fjord:
==> flow/design.v (excerpt) <==
module cordic(clk, angle, sine, cosine);
  input clk;
  input signed [31:0] angle;  
  output signed [15:0] sine;  
  output signed [15:0] cosine;
  reg signed [15:0] x [0:12];
  reg signed [15:0] y [0:12];
  reg signed [31:0] z [0:12];
  parameter scaling_factor = 19896;  
  wire [1:0] sector;
  assign sector = angle[31:30];
  assign sine = y[12];
  assign cosine = x[12];
  wire signed [31:0] theta [0:12];
  assign theta [ 0] = 'h20000000;   
  assign theta [ 1] = 'h12E4051D;   
  assign theta [ 2] = 'h9FB385B;    
  assign theta [ 3] = 'h51111D4;    
  assign theta [ 4] = 'h28B0D43;    
  assign theta [ 5] = 'h145D7E1;    
  assign theta [ 6] = 'hA2F61E;     
  assign theta [ 7] = 'h517C55;     
  assign theta [ 8] = 'h28BE53;     
  assign theta [ 9] = 'h145F2E;     
  assign theta [10] = 'hA2F98;      
  assign theta [11] = 'h517CC;      
  assign theta [12] = 'h28BE6;      
  always @(posedge clk)
  begin 
    if (sector == 2'b00) begin
	  x[0] <= scaling_factor;
      y[0] <= 0;
      z[0] <= angle;      
    end
    else if  (sector == 2'b11) begin
	  x[0] <= scaling_factor;
      y[0] <= 0;
      z[0] <= angle;      
    end      
    else if (sector == 2'b01) begin
      x[0] <= -0;
      y[0] <= scaling_factor;
      z[0] <= {2'b00,angle[29:0]};      
    end
    else if (sector == 2'b10) begin
      x[0] <= 0;
      y[0] <= -scaling_factor;
      z[0] <= {2'b11,angle[29:0]};
    end
  end
  genvar i;
  generate
    for (i=0; i<13; i=i+1)
      begin
  ...
Size in the first run: ~5200 cells after synthesis, ~65 I/O pins.
clock: 2.99 ns
lec_check: 0
cap_margin: 20
core_margin: 2
core_utilization: 72
cts_cluster_size: 43
gpl_routability_driven: 1
place_density: 0.64
setup_slack_margin: -0.23
slew_margin: 40
run.sh (not shown) runs the stock make flow with config.mk's settings and CLKGATE_MAP_FILE=.
Although it ran to completion, fjord produced a layout that fails the final checks because of setup timing.
Relative to fjord, the following input files were edited for delta:
Settings: changing CAP_MARGIN from 20 to 5; setting CTS_CLUSTER_DIAMETER to 147 for the first time; changing SLEW_MARGIN from 40 to 20; changing SETUP_SLACK_MARGIN from -0.23 to 0.49; removing CTS_CLUSTER_SIZE (formerly 43); changing PLACE_DENSITY from 0.64 to 0.63; removing GPL_ROUTABILITY_DRIVEN (formerly 1); changing the clock period (ns, I/O delays scaled along) from 2.99 to 3.43.
### Flow results
- Every stage of delta finished as expected; the final checks, on the other hand, flagged setup timing, which means the layout fails.
- delta does worse than fjord on wire length.
- Row clock buffer and inverter area fraction after layout: delta lower / fjord higher
- Summary of delta over fjord: sequential share of layout area down 0.95 points; worst setup slack grew by 0.21 ns; amount of wire on met2 after detailed routing now larger.
- Clock skew is lower on fjord
- fjord ended up with met4 as its highest routed metal layer; delta ended up with met5.
- Weighted congestion at the end of routability-driven global placement (delta vs. fjord) decreases by a few percent
- Cell area | delta vs fjord | delta larger


Starting RTL as in the previous note.
export LEC_CHECK = 0
export CAP_MARGIN = 20
export CORE_MARGIN = 2
export CORE_UTILIZATION = 72
export CTS_CLUSTER_SIZE = 43
export GPL_ROUTABILITY_DRIVEN = 1
export PLACE_DENSITY = 0.64
export SETUP_SLACK_MARGIN = 0.8
export SLEW_MARGIN = 40
create_clock -name core_clock -period 2.99 [get_ports {clk}]
The first run never finished: it broke off in global routing (5_1_grt) (DPL-0038).
Edit:
CORE_ASPECT_RATIO = 0.88   (was default)
CORE_UTILIZATION = 58   (was 72)
CTS_CLUSTER_SIZE = 57   (was 43)
PLACE_DENSITY = default   (was 0.64)
SETUP_SLACK_MARGIN = default   (was 0.8)
clock period = 4.74 ns   (was 2.99 ns; I/O delays follow)
The new run ran to the end with no violations.
Die size is higher by a quarter to a third.
Area after synthesis is unchanged.
Synthesized cell count does not change.
Edit:
ABC_AREA = 1   (was default)
SETUP_SLACK_MARGIN = 1.23   (was default)
SLEW_MARGIN = 5   (was 40)
What happened:
- worst setup slack gets better by 0.58 ns
- core utilization is lower by 0.42 points
- count of clock-buffer cells in the layout is lower by 4
- final cell count is higher by 68%
- first-iteration DRC count is higher by 130%
- sequential share of layout area is lower by 5.8 points
- critical path depth does not change
- routed wire length is higher by 65%
- die size is higher by 27%


cordic again, from the RTL that the note above started with.
## cordic
module cordic(clk, angle, sine, cosine);
  input clk;
  input signed [31:0] angle;  
  output signed [15:0] sine;  
  output signed [15:0] cosine;
  reg signed [15:0] x [0:12];
  reg signed [15:0] y [0:12];
  reg signed [31:0] z [0:12];
  parameter scaling_factor = 19896;  
  wire [1:0] sector;
  assign sector = angle[31:30];
  assign sine = y[12];
  assign cosine = x[12];
  wire signed [31:0] theta [0:12];
  assign theta [ 0] = 'h20000000;   
  assign theta [ 1] = 'h12E4051D;   
  assign theta [ 2] = 'h9FB385B;    
  assign theta [ 3] = 'h51111D4;    
  assign theta [ 4] = 'h28B0D43;    
  assign theta [ 5] = 'h145D7E1;    
  assign theta [ 6] = 'hA2F61E;     
  assign theta [ 7] = 'h517C55;     
  assign theta [ 8] = 'h28BE53;     
  assign theta [ 9] = 'h145F2E;     
  assign theta [10] = 'hA2F98;      
  assign theta [11] = 'h517CC;      
  assign theta [12] = 'h28BE6;      
  always @(posedge clk)
  begin 
    if (sector == 2'b00) begin
	  x[0] <= scaling_factor;
      y[0] <= 0;
      z[0] <= angle;      
  ...
make LEC_CHECK=0 ABC_AREA=1 CAP_MARGIN=20 CELL_PAD_IN_SITES_DETAIL_PLACEMENT=2 CELL_PAD_IN_SITES_GLOBAL_PLACEMENT=2 CORE_ASPECT_RATIO=0.5 CORE_MARGIN=2 CORE_UTILIZATION=40 CTS_CLUSTER_SIZE=10 GPL_ROUTABILITY_DRIVEN=0 GPL_TIMING_DRIVEN=1 HOLD_SLACK_MARGIN=0.19 MAX_ROUTING_LAYER=met4 PLACE_DENSITY_LB_ADDON=0.19 SLEW_MARGIN=5 TNS_END_PERCENT=70 finish   # period 3.5 ns
The starting point passed the timing, design-rule and antenna checks.
Edit:
Settings changed: ABC_AREA 1 to 0, CAP_MARGIN 20 to 25, CELL_PAD_IN_SITES_DETAIL_PLACEMENT 2 to unset, CELL_PAD_IN_SITES_GLOBAL_PLACEMENT 2 to unset, CORE_MARGIN 2 to 7, CORE_UTILIZATION 40 to 71, CTS_CLUSTER_SIZE 10 to 57, GPL_ROUTABILITY_DRIVEN 0 to unset, GPL_TIMING_DRIVEN 1 to unset, HOLD_SLACK_MARGIN 0.19 to 0.25, MAX_ROUTING_LAYER met4 to unset, PLACE_DENSITY_LB_ADDON 0.19 to 0.14, SETUP_SLACK_MARGIN set to 0.27, SLEW_MARGIN 5 to 10, TNS_END_PERCENT 70 to unset.
Outcome:
- die area went down by 51%
- design area goes down by 18%
- routed wire length goes down by 57%
- setup slack gets worse by 54 ps
- sequential cell count stays the same
- final cell count falls by 44%
- non-clock buffer count grows by 101
- clock-buffer cell count went down by 18
Edit:
Settings changed: ABC_AREA 0 to 1, CAP_MARGIN 25 to 20, CORE_ASPECT_RATIO 0.5 to unset, CORE_MARGIN 7 to 2, CORE_UTILIZATION 71 to 40, CTS_CLUSTER_SIZE 57 to 10, HOLD_SLACK_MARGIN 0.25 to unset, PLACE_DENSITY_LB_ADDON 0.14 to 0.12, SETUP_SLACK_MARGIN 0.27 to 0.93, SLEW_MARGIN 10 to 20, TNS_END_PERCENT set to 30.
Outcome: Via count climbs by 49%. Core utilization came out lower by 36 points. Global-route usage came out lower by 3.3 points. Die size rises by 110%. Sequential share of layout area drops by 5.9 points.
Edit:
Settings changed: ABC_AREA 1 to unset, CTS_CLUSTER_SIZE 10 to unset, PLACE_DENSITY_LB_ADDON 0.12 to unset, SETUP_SLACK_MARGIN 0.93 to unset, TNS_END_PERCENT 30 to unset.
Clock period 3.5 ns to 3.41 ns, I/O delays scaled along.
Sequential share of layout area rises by 5.5 points.
Synthesized cell count falls by 44%.
Cell area falls by 21%.
Utilization rises by 0.46 points.
Register-to-register slack loses 780 ps.
Sequential cell count does not change.
Fmax falls by 21%.
Edit:
Settings changed: CORE_UTILIZATION 40 to 72, CTS_CLUSTER_DIAMETER set to 147, SETUP_SLACK_MARGIN set to 0.49.
Clock period 3.41 ns to 3.43 ns, I/O delays scaled along.
=> The new run ran to the end with violations: setup timing; sequential cell count does not change; global-route usage rises by 17 points; non-clock buffer count rises by 314; routed wire length rises by 63%; via count rises by 25%; die area falls by 44%.


cordic again, from the RTL that the note above started with.
==> flow/config.mk <==
export PLATFORM = sky130hd
export DESIGN_NAME = cordic
export DESIGN_NICKNAME = cordic
export VERILOG_FILES = /design/flow/design.v
export SDC_FILE = /design/flow/constraint.sdc
export NUM_CORES = 4
export LEC_CHECK = 0
export CAP_MARGIN = 20
export CELL_PAD_IN_SITES_GLOBAL_PLACEMENT = 2
export CORE_MARGIN = 8
export CORE_UTILIZATION = 48
export CTS_CLUSTER_SIZE = 55
export GPL_ROUTABILITY_DRIVEN = 0
export GPL_TIMING_DRIVEN = 0
export MIN_ROUTING_LAYER = met2
export PLACE_DENSITY = 0.83
export SETUP_SLACK_MARGIN = 1.77
export SLEW_MARGIN = 40
export TNS_END_PERCENT = 5
==> flow/constraint.sdc <==
create_clock -name core_clock -period 6.06 [get_ports {clk}]
set_input_delay 1.2120 -clock core_clock [delete_from_list [all_inputs] [get_ports {clk}]]
set_output_delay 1.2120 -clock core_clock [all_outputs]
set_load 0.01 [all_outputs]
Next try:
==> flow/config.mk (replaced) <==
export PLATFORM = sky130hd
export DESIGN_NAME = cordic
export DESIGN_NICKNAME = cordic
export VERILOG_FILES = /design/flow/design.v
export SDC_FILE = /design/flow/constraint.sdc
export NUM_CORES = 4
export LEC_CHECK = 0
export CAP_MARGIN = 20
export CORE_MARGIN = 2
export CORE_UTILIZATION = 72
export CTS_CLUSTER_DIAMETER = 202
export CTS_CLUSTER_SIZE = 14
export SLEW_MARGIN = 20
==> flow/constraint.sdc (replaced) <==
create_clock -name core_clock -period 1.79 [get_ports {clk}]
set_input_delay 0.3580 -clock core_clock [delete_from_list [all_inputs] [get_ports {clk}]]
set_output_delay 0.3580 -clock core_clock [all_outputs]
set_load 0.01 [all_outputs]
Now the flow failed in detailed placement (3_5_place_dp).
Die area shrinks by 38%.
Synthesized cell count stays the same.
Area after synthesis does not change.
